// my_chip
module my_chip (
    input logic [11:0] io_in,  
    output logic [11:0] io_out,  
    input logic clock,
    input logic reset  
);
For scale: roughly 150 flip-flops, roughly 10000 µm² of cells after synthesis.
export LEC_CHECK = 0
export ABC_AREA = 1
export CAP_MARGIN = 20
export CORE_MARGIN = 2
export CORE_UTILIZATION = 72
export CTS_CLUSTER_DIAMETER = 25
export CTS_CLUSTER_SIZE = 68
export PLACE_DENSITY = 0.35
export SETUP_SLACK_MARGIN = 0.44
export SLEW_MARGIN = 20
create_clock -name core_clock -period 3.52 [get_ports {clock}]
run.sh (not shown) runs the stock make flow with config.mk's settings and CLKGATE_MAP_FILE=.
The first run ran to the end with violations: setup timing.
Next try:
- ABC_AREA: 1 -> not set
- CTS_CLUSTER_DIAMETER: 25 -> not set
- CTS_CLUSTER_SIZE: 68 -> not set
- PLACE_DENSITY: 0.35 -> not set
- SETUP_SLACK_MARGIN: 0.44 -> not set
- clock period: 3.52 -> 4.25 ns (I/O delays scaled with it)
Outcome: Now the flow finished clean. Utilization decreases by 3.1 points. Power decreases by 21%. Wire length is lower by 18%. Area after synthesis is lower by 6.9%. Sequential share of layout area increases by 3.4 points. Critical path depth drops by 3. Clock power shrinks by 25%. Hold slack hardly moves. Non-clock buffer count went down by 4. Count of clock-buffer cells in the layout rises by 3. Flip-flop count does not change.
Next try:
- CORE_UTILIZATION: 72 -> 18
- clock period: 4.25 -> 15.3 ns (I/O delays scaled with it)
Design area went up by 5.4%.
Total power went down by 72%.
Synthesized area is unchanged.
Cell count went up by 41%.
Next try:
- CORE_UTILIZATION: 18 -> 69
- clock period: 15.3 -> 4.42 ns (I/O delays scaled with it)
Design area decreases by about 5%; first-iteration DRC count rises by 30%; worst setup slack degrades by 10 ns.
Next try:
- CORE_UTILIZATION: 69 -> 40
- clock period: 4.42 -> 10.0 ns (I/O delays scaled with it)
Effect:
- The changed run completed with no timing, DRC or antenna violations
- register-to-register slack gains 5.1 ns
- maximum frequency came out lower by roughly a tenth
- routed wire length came out lower slightly
- first-iteration DRC count came out lower by a quarter to a third
- power came out lower by well over a third

---

my_chip again, from the RTL that the note above started with.
## my_chip
module my_chip (
    input logic [11:0] io_in,  
    output logic [11:0] io_out,  
    input logic clock,
    input logic reset  
);
==> flow/config.mk <==
export PLATFORM = sky130hd
export DESIGN_NAME = my_chip
export DESIGN_NICKNAME = my_chip
export VERILOG_FILES = /design/flow/design.v
export SDC_FILE = /design/flow/constraint.sdc
export NUM_CORES = 4
export LEC_CHECK = 0
export ABC_AREA = 1
export CAP_MARGIN = 20
export CELL_PAD_IN_SITES_DETAIL_PLACEMENT = 0
export CORE_MARGIN = 2
export CORE_UTILIZATION = 72
export CTS_CLUSTER_SIZE = 72
export MAX_ROUTING_LAYER = met4
export PLACE_DENSITY_LB_ADDON = 0.03
export SETUP_SLACK_MARGIN = 0.83
export SLEW_MARGIN = 20
export TNS_END_PERCENT = 45
==> flow/constraint.sdc <==
create_clock -name core_clock -period 3.4 [get_ports {clock}]
set_input_delay 0.6800 -clock core_clock [delete_from_list [all_inputs] [get_ports {clock}]]
set_output_delay 0.6800 -clock core_clock [all_outputs]
set_load 0.01 [all_outputs]
The starting point completed, yet does not pass: setup timing.
Then changed:
==> flow/config.mk (replaced) <==
export PLATFORM = sky130hd
export DESIGN_NAME = my_chip
export DESIGN_NICKNAME = my_chip
export VERILOG_FILES = /design/flow/design.v
export SDC_FILE = /design/flow/constraint.sdc
export NUM_CORES = 4
export LEC_CHECK = 0
export ABC_AREA = 1
export CAP_MARGIN = 20
export CORE_MARGIN = 2
export CORE_UTILIZATION = 72
export SETUP_SLACK_MARGIN = -0.26
export SLEW_MARGIN = 20
export TNS_END_PERCENT = 5
==> flow/constraint.sdc (replaced) <==
create_clock -name core_clock -period 2.59 [get_ports {clock}]
set_input_delay 0.5180 -clock core_clock [delete_from_list [all_inputs] [get_ports {clock}]]
set_output_delay 0.5180 -clock core_clock [all_outputs]
set_load 0.01 [all_outputs]
Outcome: The new run produced a layout that fails on setup timing. Sequential power increases by a quarter to a third. Clock-buffer cell count rises by 1. Sequential cell count is unchanged. Via count grows slightly.
Then changed:
--- a/flow/config.mk
+++ b/flow/config.mk
@@ -7,3 +7,2 @@
 export LEC_CHECK = 0
-export ABC_AREA = 1
 export CAP_MARGIN = 20
@@ -11,4 +10,2 @@
 export CORE_UTILIZATION = 72
-export SETUP_SLACK_MARGIN = -0.26
 export SLEW_MARGIN = 20
-export TNS_END_PERCENT = 5
The changed run finished with setup timing left.
Global-route usage decreases by 3.4 points.
Non-clock buffer count rose by 41.
Count of clock-buffer cells in the layout rises by 1.
Total power drops by 4.6%.
Then changed:
--- a/flow/config.mk
+++ b/flow/config.mk
@@ -7,3 +7,5 @@
 export LEC_CHECK = 0
+export ABC_AREA = 1
 export CAP_MARGIN = 20
+export CORE_ASPECT_RATIO = 1.33
 export CORE_MARGIN = 2
==> flow/constraint.sdc (replaced) <==
create_clock -name core_clock -period 2.45 [get_ports {clock}]
set_input_delay 0.4900 -clock core_clock [delete_from_list [all_inputs] [get_ports {clock}]]
set_output_delay 0.4900 -clock core_clock [all_outputs]
set_load 0.01 [all_outputs]
The changed run finished but failed the layout checks on setup timing.
Final area is higher by a few percent.
Setup slack loses 230 ps.
Clock skew hardly moves.
Wire length is higher by about a fifth.
Total power is higher by roughly a tenth.
Hold slack hardly moves.
Utilization is lower by 1.1 points.
Synthesized cell count is higher by a quarter to a third.
Critical path depth is higher by 4.

---

== build 27 ==
my_chip again, from the RTL that the note above started with.
make LEC_CHECK=0 ABC_AREA=1 CAP_MARGIN=20 CORE_MARGIN=2 CORE_UTILIZATION=72 CTS_CLUSTER_DIAMETER=227 CTS_CLUSTER_SIZE=68 SLEW_MARGIN=20 finish   # period 2.55 ns
In build 27 the implementation ran to completion but is not tape-out ready, as the final checks report setup timing.
Relative to build 27, the following input files were edited for build 32:
# build 27
export LEC_CHECK = 0
export ABC_AREA = 1
export CAP_MARGIN = 20
export CORE_MARGIN = 2
export CORE_UTILIZATION = 72
export CTS_CLUSTER_DIAMETER = 227
export CTS_CLUSTER_SIZE = 68
export SLEW_MARGIN = 20
create_clock -name core_clock -period 2.55 [get_ports {clock}]
# build 32
export LEC_CHECK = 0
export CAP_MARGIN = 20
export CORE_MARGIN = 2
export CORE_UTILIZATION = 40
export SLEW_MARGIN = 20
create_clock -name core_clock -period 7.26 [get_ports {clock}]
[summary]
Build 32: no failed stages, no open violations at the end. Build 32 vs build 27 on placeable core region: build 32 is the higher one. Taking build 27 as the reference, in build 32 floorplan utilization dropped 33 points; minimum clock period after layout climbed 1.03 ns. Compared with build 27, in build 32 instance count along the most critical hold path closely matched the old numbers; sequential share of cell area rose 4.3 points; number of vias in the routed layout has decreased; routed wire length went down 35%. In the final reports, the cell area of build 32 is smaller than that of build 27. Compared to build 27, build 32 has mux share of post-synthesis cell area 0.64 points higher. NOTE fmax build 27->build 32 decreased by more than 10%. Required time at the endpoint of the critical path (lower): build 27.
## Diff of input files: build 62 against build 32
# build 32
export LEC_CHECK = 0
export CAP_MARGIN = 20
export CORE_MARGIN = 2
export CORE_UTILIZATION = 40
export SLEW_MARGIN = 20
create_clock -name core_clock -period 7.26 [get_ports {clock}]
# build 62
export LEC_CHECK = 0
export ABC_AREA = 1
export CAP_MARGIN = 20
export CORE_MARGIN = 2
export CORE_UTILIZATION = 72
export CTS_CLUSTER_SIZE = 97
export SLEW_MARGIN = 20
create_clock -name core_clock -period 2.45 [get_ports {clock}]
Results
Build 62 ended with more inverter tally of the final layout excluding the clock network than build 32.
A first element of the critical path of chipInterface_inst.inst_OTP_generator.lfsr[2] is what build 62 shows, while chipInterface_inst.inst_OTP_generator.lfsr[4] belongs to build 32.
Detailed-route wire length (build 62 over build 32): increase, 52%
Between build 32 and build 62, the clock latency on the worst-skew pair figures differ only marginally.
Build 32 -> build 62: internal power contribution increased by more than 100%
Complete run, failing final checks: build 62, reason setup timing.
Measured against build 32, the floorplan core area of build 62 comes out at 0.59 times the reference value.
Relative to build 62, the following input files were edited for build 63:
# build 62
export LEC_CHECK = 0
export ABC_AREA = 1
export CAP_MARGIN = 20
export CORE_MARGIN = 2
export CORE_UTILIZATION = 72
export CTS_CLUSTER_SIZE = 97
export SLEW_MARGIN = 20
create_clock -name core_clock -period 2.45 [get_ports {clock}]
# build 63
export LEC_CHECK = 0
export CAP_MARGIN = 20
export CORE_MARGIN = 2
export CORE_UTILIZATION = 40
export SLEW_MARGIN = 20
create_clock -name core_clock -period 4.42 [get_ports {clock}]
Notes after the runs:
What build 63 reported for placed cell area has to be multiplied by 1.10 to get the figure for build 62.
Build 63 did not stop at any stage, and its layout met the timing, DRC and antenna checks.
From the logs: build 62 reached the end of the flow and failed the layout checks with setup timing.
Higher overall global routing resource usage goes to build 62 over build 63.
Worst-case setup slack after placement: build 63 better than build 62
Per the comparison of build 63 with build 62, post-DP HPWL fell 28%; met1 usage fell 26 points; post-synthesis area per instance rose about 22%.
Here is what was changed in the inputs of build 93 compared with build 63.
# build 63
export LEC_CHECK = 0
export CAP_MARGIN = 20
export CORE_MARGIN = 2
export CORE_UTILIZATION = 40
export SLEW_MARGIN = 20
create_clock -name core_clock -period 4.42 [get_ports {clock}]
# build 93
export LEC_CHECK = 0
export ABC_AREA = 1
export CAP_MARGIN = 20
export CORE_MARGIN = 2
export CORE_UTILIZATION = 72
export CTS_CLUSTER_DIAMETER = 399
export SLEW_MARGIN = 20
create_clock -name core_clock -period 2.45 [get_ports {clock}]
### Flow results
Power: build 93 and build 63 compared, lower one is build 63. Side by side, setup slack turned out lower in build 93 than in build 63. Summary of build 63 and build 93: one run falls short of a clean finish, namely build 93. Between build 93 and build 63, critical path depth is higher for build 93, build 63 comes in under that. Re share of flip-flops with an asynchronous set or reset after synthesis: no difference whatsoever between build 93 and build 63. Build 63 ended up with met1 as its most used routing layer in global routing; build 93 ended up with met2. Summary of the comparison: number of non-filler instances in the completed layout is higher in build 93, relative to build 63.
Here is what was changed in the inputs of build 18 compared with build 93.
# build 93
export LEC_CHECK = 0
export ABC_AREA = 1
export CAP_MARGIN = 20
export CORE_MARGIN = 2
export CORE_UTILIZATION = 72
export CTS_CLUSTER_DIAMETER = 399
export SLEW_MARGIN = 20
create_clock -name core_clock -period 2.45 [get_ports {clock}]
# build 18
export LEC_CHECK = 0
export ABC_AREA = 1
export CAP_MARGIN = 40
export CORE_ASPECT_RATIO = 0.5
export CORE_MARGIN = 2
export CORE_UTILIZATION = 72
export CTS_CLUSTER_DIAMETER = 397
export CTS_CLUSTER_SIZE = 97
export SETUP_SLACK_MARGIN = 0.15
export SLEW_MARGIN = 35
export TNS_END_PERCENT = 5
create_clock -name core_clock -period 2.45 [get_ports {clock}]
[summary]
- Compared to build 93, build 18 has vertical die size about 30% lower.
- [diff] total power, build 18 relative to build 93: improvement
- Changes observed in build 18 relative to build 93: final instance area decreased 130 um2; row count decreased 13; signed area change from the synthesized netlist to the final layout decreased 1.3 points; combinational cell fraction of total power essentially unchanged.
- Between build 18 and build 93, routed via count divided by cell count is lower for build 18, build 93 comes in above that.
- To summarise build 18: no stage aborted, but the layout did not pass its checks, failing on setup timing.
- Compared to build 93, build 18 reaches a higher achievable clock.
Power figures rest on the tool's default switching activity, not on a simulated workload.
